run 1:
// system
module system (clk, rst, ROM_IF_Q, ROM_W_Q, RAM_Q, ROM_IF_A, ROM_W_A,
  ROM_IF_OE, ROM_W_OE, RAM_A, RAM_WE, RAM_OE, RAM_D, done);
Size: roughly 13000 cells after synthesis, roughly 130 I/O pins, ~120000 um^2 of cells after synthesis.
Settings: LEC_CHECK=0, CAP_MARGIN=20, CORE_MARGIN=2, CORE_UTILIZATION=72, CTS_CLUSTER_DIAMETER=58, PLACE_DENSITY_LB_ADDON=0.18, SETUP_SLACK_MARGIN=2.76, SLEW_MARGIN=20; clock period 15.7 ns.
run.sh (not shown) runs the stock make flow with config.mk's settings and CLKGATE_MAP_FILE=.
What the final checks of run 1 revealed, after a flow that finished every stage, was a layout that fails on setup timing.
Edits applied to the flow inputs when going from run 1 to run 2:
Settings: setting PLACE_DENSITY to 0.36 for the first time; removing SETUP_SLACK_MARGIN (formerly 2.76); removing CTS_CLUSTER_DIAMETER (formerly 58); removing PLACE_DENSITY_LB_ADDON (formerly 0.18); changing CORE_UTILIZATION from 72 to 68; changing the clock period (ns, I/O delays scaled along) from 15.7 to 7.72.
==> comparison <==
- Run 2 finished every stage; the final checks, however, were not passed, the failures being setup timing.
- The run showing the greater proportion of power drawn by the clock network is run 1.
- Tally of non-filler cells in the final layout (lower): run 1
- On run 2: register-to-register slack is 7.42 ns lower than what run 1 gave.
- Run 2: number of clock buffers in the layout lower than run 1
- Run 2 vs. run 1: global-route wire length before repair went up by 39 mm.
- Number of buffers inserted for hold repair after clock tree synthesis: run 1 vs run 2 identical
- In terms of sequential standard cell area, run 1 and run 2 differ only marginally.
- Compared with run 1, run 2 shows a lower worst setup slack.
- Per the comparison of run 2 with run 1, clock edge transition at the registers on the reported setup and hold paths saw little to no change; met1 track utilization from global routing climbed 0.91 points; first-iteration DRC count +about 16%.
--- input diff run 2..run 3 ---
Settings: CORE_UTILIZATION: 68 -> 72; PLACE_DENSITY: 0.36 -> unset; ABC_AREA: unset -> 1; the clock period (ns, I/O delays scaled along): 7.72 -> 13.9.
Findings:
The flow completed for run 2, but it is not clean: the layout still shows setup timing.
Run 3 completed end to end; final checks failed (setup timing).
Changes observed in run 3 relative to run 2: number of cells on the critical path rose 3; buffer count from post-CTS setup fixing rose 20; met2 wirelength from detailed routing fell 0.91%; power share of the sequential group rose 5.3 points; worst stage delay on the critical path fell 0.05 ns.
Run 2 was larger in final cell area than run 3.
Relative to run 2, post-route total power has gone down in run 3.
Compared with run 2, run 3 shows total cell area reported by yosys after synthesis that has gone up slightly.
[compare] base=run 2 new=run 3: cell count now sits higher; sequential share of layout area comparable; clock network fraction of total power +8.1 points.
diff inputs: run 3 => run 4
Settings: ABC_AREA no longer set, was 1; PLACE_DENSITY_LB_ADDON now 0.05, previously not set; SETUP_SLACK_MARGIN now 4.12, previously not set; CTS_CLUSTER_DIAMETER now 59, previously not set; TNS_END_PERCENT now 5, previously not set.
Results
- Although it ran to completion, run 4 produced a layout that fails the final checks because of setup timing.
- Summary of run 4 over run 3: layout clock buffer count now sits higher; worst hold-check slack higher; final cell count fell about 11%.
Setup changes, run 4 to run 5
Settings: TNS_END_PERCENT removed (was 5); ABC_AREA newly set to 1; CORE_UTILIZATION changed from 72 to 69; PLACE_DENSITY_LB_ADDON removed (was 0.05); SETUP_SLACK_MARGIN removed (was 4.12); CTS_CLUSTER_DIAMETER removed (was 59); the clock period (ns, I/O delays scaled along) changed from 13.9 to 7.72.
### Flow results
- Compared run 5 vs run 4, and floorplan core density is down in run 5.
- Compared with run 4, in run 5 synthesized area up 2400 um^2, post-synthesis share of cell area spent on and, or, nand and nor gates saw a decrease.
- Compared with run 4, run 5 shows a higher core footprint.
- FAIL run 5 @ global routing (5_1_grt): tool exited with error
- Run 5 vs. run 4: xor/xnor cell area share of the yosys netlist went down; die area went up; number of standard cells after synthesis went up; post-synthesis chip area from yosys went up.

Setup of alpha:
Starting RTL as in the previous note.
clock: 33.6 ns
lec_check: 0
abc_area: 0
cap_margin: 20
cell_pad_in_sites_detail_placement: 0
cell_pad_in_sites_global_placement: 2
core_aspect_ratio: 1.52
core_margin: 7
core_utilization: 15
cts_cluster_diameter: 67
cts_cluster_size: 91
gpl_routability_driven: 0
max_routing_layer: met5
min_routing_layer: met1
slew_margin: 20
tns_end_percent: 85
alpha: done, clean on timing, DRC and antenna
Here is what was changed in the inputs of beta compared with alpha.
==> flow/config.mk <==
export PLATFORM = sky130hd
export DESIGN_NAME = system
export DESIGN_NICKNAME = system
export VERILOG_FILES = /design/flow/design.v
export SDC_FILE = /design/flow/constraint.sdc
export NUM_CORES = 4
export LEC_CHECK = 0
export CAP_MARGIN = 20
export CORE_MARGIN = 2
export CORE_UTILIZATION = 40
export SLEW_MARGIN = 20
==> flow/constraint.sdc <==
create_clock -name core_clock -period 22.0 [get_ports {clk}]
set_input_delay 4.4000 -clock core_clock [delete_from_list [all_inputs] [get_ports {clk}]]
set_output_delay 4.4000 -clock core_clock [all_outputs]
set_load 0.01 [all_outputs]
## What came out
- Relative to alpha, final area has decreased by 8900 um2 in beta.
- Of alpha and beta, the higher area added between synthesis and finish belongs to alpha.
- From alpha to beta the numbers moved as follows: overall power of the completed layout now larger; DRC violations left comparable.
- Delta (beta minus alpha): worst setup slack decreased by 8.16 ns relative to the old numbers; number of placement rows saw a decrease; fraction of area in clock buffers and inverters ~0 delta.
For gamma, these inputs were changed with respect to beta:
-- flow/config.mk --
<<< beta, line 11
>>> gamma, line 11
export MAX_ROUTING_LAYER = met4
==> flow/constraint.sdc <==
create_clock -name core_clock -period 12.0 [get_ports {clk}]
set_input_delay 2.4000 -clock core_clock [delete_from_list [all_inputs] [get_ports {clk}]]
set_output_delay 2.4000 -clock core_clock [all_outputs]
set_load 0.01 [all_outputs]
==> results <==
- What the final checks of gamma revealed, after a flow that finished every stage, was a layout that fails on negative setup slack.
- Worst-case headroom to the max-slew limit (higher): beta
- In terms of global-route congestion overflow total, gamma and beta differ only marginally.
- Against beta, gamma comes in 9.5% higher on total routed wirelength.
- Measured against each other, gamma and beta differ in standard cell area after detailed placement, the lower figure coming from beta.
- Compare gamma and beta | number of signal-net buffers in the layout higher: gamma
- gamma against beta; multi-input combinational cell area is up by a few percent.
For delta, these inputs were changed with respect to gamma:
-- flow/config.mk --
<<< gamma, line 10
export CORE_UTILIZATION = 40
export MAX_ROUTING_LAYER = met4
>>> delta, line 10
export CORE_UTILIZATION = 24
==> flow/constraint.sdc <==
create_clock -name core_clock -period 21.4 [get_ports {clk}]
set_input_delay 4.2800 -clock core_clock [delete_from_list [all_inputs] [get_ports {clk}]]
set_output_delay 4.2800 -clock core_clock [all_outputs]
set_load 0.01 [all_outputs]
--- outcome ---
Every run in gamma and delta closed cleanly, with the single exception of gamma. Non-filler instance count after layout was lower in gamma than in delta. As of delta, vias after detailed routing had fallen by a few percent compared to gamma. The lower power of gamma and delta is in delta. Compared with gamma, delta shows a routed length on met1 that is 4.0% lower. Die area was higher in the run labelled delta. Diff gamma -> delta | maximum number of pins on one net before global-route repair | decrease of 1. STATUS leakage power summed over all cells: delta wins against gamma. delta against gamma: core utilization has decreased, maximum cell stage delay along the critical path has remained practically unchanged, cell area after layout has decreased, switching portion of total power has decreased.
The inputs of epsilon differ from those of delta as listed below.
-- flow/config.mk --
<<< delta, line 8
>>> epsilon, line 8
export ABC_AREA = 1
<<< delta, line 10
export CORE_UTILIZATION = 24
>>> epsilon, line 11
export CORE_UTILIZATION = 72
export PLACE_DENSITY_LB_ADDON = 0.18
export SETUP_SLACK_MARGIN = 3.05
==> flow/constraint.sdc <==
create_clock -name core_clock -period 12.5 [get_ports {clk}]
set_input_delay 2.5000 -clock core_clock [delete_from_list [all_inputs] [get_ports {clk}]]
set_output_delay 2.5000 -clock core_clock [all_outputs]
set_load 0.01 [all_outputs]
### Flow results
epsilon terminated abnormally: global routing (5_1_grt) reported GRT-0116.
delta was carried through to the last stage, and its layout satisfied the timing, design-rule and antenna checks.
Going from delta to epsilon, post-detailed-placement half-perimeter wirelength grew by more than a quarter.
In the tables for delta and epsilon, area of the synthesized netlist per yosys stat reads lower with delta.
Looking at initial core utilization, epsilon sits above delta.
epsilon vs delta, die height went down by about 40%.
Diff delta -> epsilon | number of instances in the synthesized netlist | up by more than 10%
Relative to delta, post-CTS setup repair buffer count increased by 94 in epsilon.
Relative to delta, post-synthesis instance area has increased by 2.0% in epsilon.
Clock buffer count from CTS | epsilon above delta
epsilon gives more post-synthesis cell count from yosys than delta did.
Sort delta and epsilon by number of gates given a new drive strength after cts, ascending, and delta comes first.

== run A ==
system again, from the RTL that the note above started with.
==> flow/design.v (excerpt) <==
module system (clk, rst, ROM_IF_Q, ROM_W_Q, RAM_Q, ROM_IF_A, ROM_W_A,
  ROM_IF_OE, ROM_W_OE, RAM_A, RAM_WE, RAM_OE, RAM_D, done);
export LEC_CHECK = 0
export ABC_AREA = 0
export CAP_MARGIN = 20
export CORE_MARGIN = 2
export CORE_UTILIZATION = 72
export PLACE_DENSITY = 0.35
export SETUP_SLACK_MARGIN = 3.7
export SLEW_MARGIN = 20
create_clock -name core_clock -period 13.9 [get_ports {clk}]
What the final checks of run A revealed, after a flow that finished every stage, was a layout that fails on negative setup slack.
Changes in run B relative to run A:
- SETUP_SLACK_MARGIN changed from 3.7 to -0.94
- ABC_AREA removed (was 0)
- CTS_CLUSTER_DIAMETER newly set to 59
- PLACE_DENSITY removed (was 0.35)
- CAP_MARGIN changed from 20 to 40
## What came out
Complete run, failing final checks: run B, reason negative setup slack. Of run B and run A, the run reporting the higher critical path arrival was run A. A capture point of the worst path of RAM_D[0] is what run A shows, while RAM_D[5] belongs to run B. Compared with run A, run B shows a lower multi-input gate share of the layout cell area. Hold slack, run B and run A: higher on run A.
### run B -> run C
- CTS_CLUSTER_DIAMETER: 59 -> unset
- SETUP_SLACK_MARGIN: -0.94 -> unset
- CORE_UTILIZATION: 72 -> 40
- CAP_MARGIN: 40 -> 20
- the clock period (ns, I/O delays scaled along): 13.9 -> 21.4
==> results <==
- Run C completed; timing, DRC and antenna clean
- Finished, but not clean: run B, with negative setup slack.
- Taking run B as the reference, in run C floorplan-stage core utilization lost 32 points, relative area change from synthesis to final layout lost 9.7 points.
- Run C vs run B — largest stage delay on the critical path rose 0.38 ns.
- When run C is set beside run B, its logic gate fraction of the total cell area turns out to be 5.3 points larger.
- Compared to run B, run C has global-route usage 22 points lower.
Edits applied to the flow inputs when going from run C to run D:
- SETUP_SLACK_MARGIN now 1.82, previously not set
- ABC_AREA now 1, previously not set
- CORE_UTILIZATION now 68, was 40
- PLACE_DENSITY now 0.36, previously not set
- the clock period (ns, I/O delays scaled along) now 7.72, was 21.4
[summary]
Run D never completed; the flow aborted with a tool error in global routing (5_1_grt).
Post-CTS setup buffer count on run D is up relative to run C.
Number of instances resized during post-cts repair (higher): run D
Compared run D vs run C, and xor and xnor fraction of the mapped netlist area is down in run D.
| post-synthesis adder-cell area fraction | lower: run D |
Power figures rest on the tool's default switching activity, not on a simulated workload.
